## cordic_advanced
module cordic_advanced #(
    parameter DATA_WIDTH = 18,           
    parameter ANGLE_WIDTH = 32,          
    parameter ITERATIONS = 18,           
    parameter PIPELINE_STAGES = 18       
)(
    input  wire                         clk,
    input  wire                         rst_n,
    input  wire                         enable,
    input  wire signed [DATA_WIDTH-1:0] x_in,
    input  wire signed [DATA_WIDTH-1:0] y_in,
    input  wire signed [ANGLE_WIDTH-1:0] z_in,           
    input  wire                         data_valid_in,
    output wire                         data_ready_out,
    output wire signed [DATA_WIDTH:0]   x_out,
    output wire signed [DATA_WIDTH:0]   y_out,
    output wire signed [ANGLE_WIDTH-1:0] z_out,
    output wire                         data_valid_out,
    input  wire                         data_ready_in,
    output wire                         overflow,
    output wire [15:0]                  iterations_count,
    output wire [31:0]                  throughput_counter
);
    localparam real CORDIC_GAIN = 1.646760258121;
    localparam signed [DATA_WIDTH-1:0] K_INVERSE = 
        (DATA_WIDTH == 16) ? 16'd19898 :
        (DATA_WIDTH == 18) ? 18'd79593 :
        (DATA_WIDTH == 20) ? 20'd318371 : 16'd19898;
    function [ANGLE_WIDTH-1:0] atan_lut;
        input integer idx;
        begin
            case(idx)
                0:  atan_lut = 32'h20000000;   
                1:  atan_lut = 32'h12E4051E;   
                2:  atan_lut = 32'h09FB385B;   
                3:  atan_lut = 32'h051111D4;   
                4:  atan_lut = 32'h028B0D43;   
                5:  atan_lut = 32'h0145D7E1;   
                6:  atan_lut = 32'h00A2F61E;   
                7:  atan_lut = 32'h00517C55;   
                8:  atan_lut = 32'h0028BE53;   
                9:  atan_lut = 32'h00145F2E;   
  ...
Size: ~190 I/O pins.
==> flow/config.mk <==
export PLATFORM = sky130hd
export DESIGN_NAME = cordic_advanced
export DESIGN_NICKNAME = cordic_advanced
export VERILOG_FILES = /design/flow/design.v
export SDC_FILE = /design/flow/constraint.sdc
export NUM_CORES = 4
export LEC_CHECK = 0
export CAP_MARGIN = 20
export CELL_PAD_IN_SITES_GLOBAL_PLACEMENT = 3
export CORE_MARGIN = 9
export CORE_UTILIZATION = 15
export CTS_CLUSTER_SIZE = 84
export GPL_ROUTABILITY_DRIVEN = 0
export GPL_TIMING_DRIVEN = 1
export HOLD_SLACK_MARGIN = -0.07
export MAX_ROUTING_LAYER = met4
export MIN_ROUTING_LAYER = met2
export PLACE_DENSITY_LB_ADDON = 0.17
export SLEW_MARGIN = 20
export TNS_END_PERCENT = 95
==> flow/constraint.sdc <==
create_clock -name core_clock -period 6.37 [get_ports {clk}]
set_input_delay 1.2740 -clock core_clock [delete_from_list [all_inputs] [get_ports {clk}]]
set_output_delay 1.2740 -clock core_clock [all_outputs]
set_load 0.01 [all_outputs]
run.sh (not shown) runs the stock make flow with config.mk's settings and CLKGATE_MAP_FILE=.
==> next run, changes <==
==> flow/config.mk (replaced) <==
export PLATFORM = sky130hd
export DESIGN_NAME = cordic_advanced
export DESIGN_NICKNAME = cordic_advanced
export VERILOG_FILES = /design/flow/design.v
export SDC_FILE = /design/flow/constraint.sdc
export NUM_CORES = 4
export LEC_CHECK = 0
export CAP_MARGIN = 20
export CORE_MARGIN = 2
export CORE_UTILIZATION = 72
export PLACE_DENSITY = 0.64
export SETUP_SLACK_MARGIN = 1.06
export SLEW_MARGIN = 20
==> flow/constraint.sdc (replaced) <==
create_clock -name core_clock -period 3.64 [get_ports {clk}]
set_input_delay 0.7280 -clock core_clock [delete_from_list [all_inputs] [get_ports {clk}]]
set_output_delay 0.7280 -clock core_clock [all_outputs]
set_load 0.01 [all_outputs]
Effect: This time the run did not get past global routing (5_1_grt), error GRT-0232. Die area decreases by 80%. Synthesized area does not change. Synthesized cell count stays the same.
==> next run, changes <==
--- a/flow/config.mk
+++ b/flow/config.mk
@@ -9,5 +9,3 @@
 export CORE_MARGIN = 2
-export CORE_UTILIZATION = 72
-export PLACE_DENSITY = 0.64
-export SETUP_SLACK_MARGIN = 1.06
+export CORE_UTILIZATION = 70
 export SLEW_MARGIN = 20
After rerunning: With this change the flow finished with negative setup slack left; synthesized area is unchanged; synthesized cell count does not change; die size goes up by 2.8%.
==> next run, changes <==
--- a/flow/config.mk
+++ b/flow/config.mk
@@ -9,3 +9,3 @@
 export CORE_MARGIN = 2
-export CORE_UTILIZATION = 70
+export CORE_UTILIZATION = 40
 export SLEW_MARGIN = 20
==> flow/constraint.sdc (replaced) <==
create_clock -name core_clock -period 4.5 [get_ports {clk}]
set_input_delay 0.9000 -clock core_clock [delete_from_list [all_inputs] [get_ports {clk}]]
set_output_delay 0.9000 -clock core_clock [all_outputs]
set_load 0.01 [all_outputs]
What happened:
- The new run completed without violations
- sequential share of layout area goes up by 1.3 points
- area after synthesis does not change
- critical path depth goes up by 2
==> next run, changes <==
--- a/flow/config.mk
+++ b/flow/config.mk
@@ -9,3 +9,5 @@
 export CORE_MARGIN = 2
-export CORE_UTILIZATION = 40
+export CORE_UTILIZATION = 72
+export CTS_CLUSTER_DIAMETER = 32
+export SETUP_SLACK_MARGIN = 0.5
 export SLEW_MARGIN = 20
==> flow/constraint.sdc (replaced) <==
create_clock -name core_clock -period 2.03 [get_ports {clk}]
set_input_delay 0.4060 -clock core_clock [delete_from_list [all_inputs] [get_ports {clk}]]
set_output_delay 0.4060 -clock core_clock [all_outputs]
set_load 0.01 [all_outputs]
Result:
- The new run failed in clock tree synthesis (4_1_cts)
- synthesized cell count stays the same
- area after synthesis stays the same
- die size decreases by 44%


## try-violet
cordic_advanced again, from the RTL that the note above started with.
==> flow/design.v (excerpt) <==
module cordic_advanced #(
    parameter DATA_WIDTH = 18,           
    parameter ANGLE_WIDTH = 32,          
    parameter ITERATIONS = 18,           
    parameter PIPELINE_STAGES = 18       
)(
    input  wire                         clk,
    input  wire                         rst_n,
    input  wire                         enable,
    input  wire signed [DATA_WIDTH-1:0] x_in,
    input  wire signed [DATA_WIDTH-1:0] y_in,
    input  wire signed [ANGLE_WIDTH-1:0] z_in,           
    input  wire                         data_valid_in,
    output wire                         data_ready_out,
    output wire signed [DATA_WIDTH:0]   x_out,
    output wire signed [DATA_WIDTH:0]   y_out,
    output wire signed [ANGLE_WIDTH-1:0] z_out,
    output wire                         data_valid_out,
    input  wire                         data_ready_in,
    output wire                         overflow,
    output wire [15:0]                  iterations_count,
    output wire [31:0]                  throughput_counter
);
Settings: LEC_CHECK=0, CAP_MARGIN=40, CORE_ASPECT_RATIO=0.5, CORE_MARGIN=2, CORE_UTILIZATION=72, CTS_CLUSTER_DIAMETER=363, CTS_CLUSTER_SIZE=100, PLACE_DENSITY=0.38, SETUP_SLACK_MARGIN=0.46, SLEW_MARGIN=20; clock period 2.43 ns.
Stage in which a tool error killed try-violet: clock tree synthesis (4_1_cts).
> inputs changed (try-violet -> try-onyx)
Settings: CTS_CLUSTER_SIZE: 100 -> unset; CORE_ASPECT_RATIO: 0.5 -> unset; CORE_UTILIZATION: 72 -> 38; CAP_MARGIN: 40 -> 20; SETUP_SLACK_MARGIN: 0.46 -> unset; PLACE_DENSITY: 0.38 -> unset; CTS_CLUSTER_DIAMETER: 363 -> unset; the clock period (ns, I/O delays scaled along): 2.43 -> 4.32.
## What came out
- try-onyx: PASS, flow complete, no timing, DRC or antenna violations
- try-violet → try-onyx: placed cell area dropped about 19%; width of the die now sits lower; final estimated routing congestion in global placement now smaller.
Changes in try-garnet relative to try-onyx:
Settings: CORE_UTILIZATION changed from 38 to 72; CTS_CLUSTER_DIAMETER newly set to 362; the clock period (ns, I/O delays scaled along) changed from 4.32 to 4.04.
Multi-input combinational cell area (lower): try-onyx
Side by side, number of tap cells inserted turned out lower in try-garnet than in try-onyx.
Final area (try-garnet over try-onyx): decrease, about 1.4%
Higher utilization goes to try-garnet over try-onyx.
try-garnet vs. try-onyx: count of nets left with antenna violations after detail routing now sits at about the same level, final routed wirelength across all metal layers now sits higher.
The inputs of try-raven differ from those of try-garnet as listed below.
Settings: PLACE_DENSITY newly set to 0.64; CTS_CLUSTER_DIAMETER removed (was 362); the clock period (ns, I/O delays scaled along) changed from 4.04 to 3.64.
--- outcome ---
Nothing crashed in try-raven and all stages finished; the problem is that the final layout failed, the offending checks being setup timing. Relative to try-garnet, global-route usage has gone up in try-raven. Sort try-raven and try-garnet by sequential fraction of total cell area, ascending, and try-raven comes first. Taking try-garnet as the reference point, the transition at the pin with the smallest max-transition slack of try-raven falls by 0.036 ns.
Input-level comparison between try-yarrow and try-raven:
Settings: PLACE_DENSITY: 0.64 -> unset; CORE_UTILIZATION: 72 -> 40; the clock period (ns, I/O delays scaled along): 3.64 -> 4.32.
==> comparison <==
Min average wire per standard cell across try-yarrow and try-raven: try-yarrow
try-yarrow ran to completion and came out clean on the timing, design-rule and antenna checks.
Summary of try-yarrow over try-raven: number of clock buffers in the layout +3.8%; final cell count increased by 6.2% relative to the old numbers.
From try-raven to try-yarrow, count of final max-slew check failures did not move at all.
For die height, dividing the value from try-raven by the value from try-yarrow gives 0.75.
Between try-yarrow and try-raven, it is try-yarrow whose number of antenna violations at the first check in global routing is higher, by 3.
Compared to try-raven, try-yarrow has core utilization at floorplan 32 points lower.
### try-yarrow -> try-lagoon
Settings: SETUP_SLACK_MARGIN now 0.46, previously not set; PLACE_DENSITY now 0.38, previously not set; CTS_CLUSTER_SIZE now 100, previously not set; CTS_CLUSTER_DIAMETER now 363, previously not set; CORE_UTILIZATION now 72, was 40; the clock period (ns, I/O delays scaled along) now 2.43, was 4.32.
Notes after the runs:
try-lagoon terminated abnormally: clock tree synthesis (4_1_cts) reported DPL-0033.
try-yarrow fits on a die that is larger than the die of try-lagoon.
Re initial core utilization: try-lagoon is 32 points up on try-yarrow.
The final reports for try-lagoon and try-yarrow show routability-driven placement congestion ratio higher in the former.
Flip-flop and latch count after synthesis came out exactly the same in try-yarrow and try-lagoon.
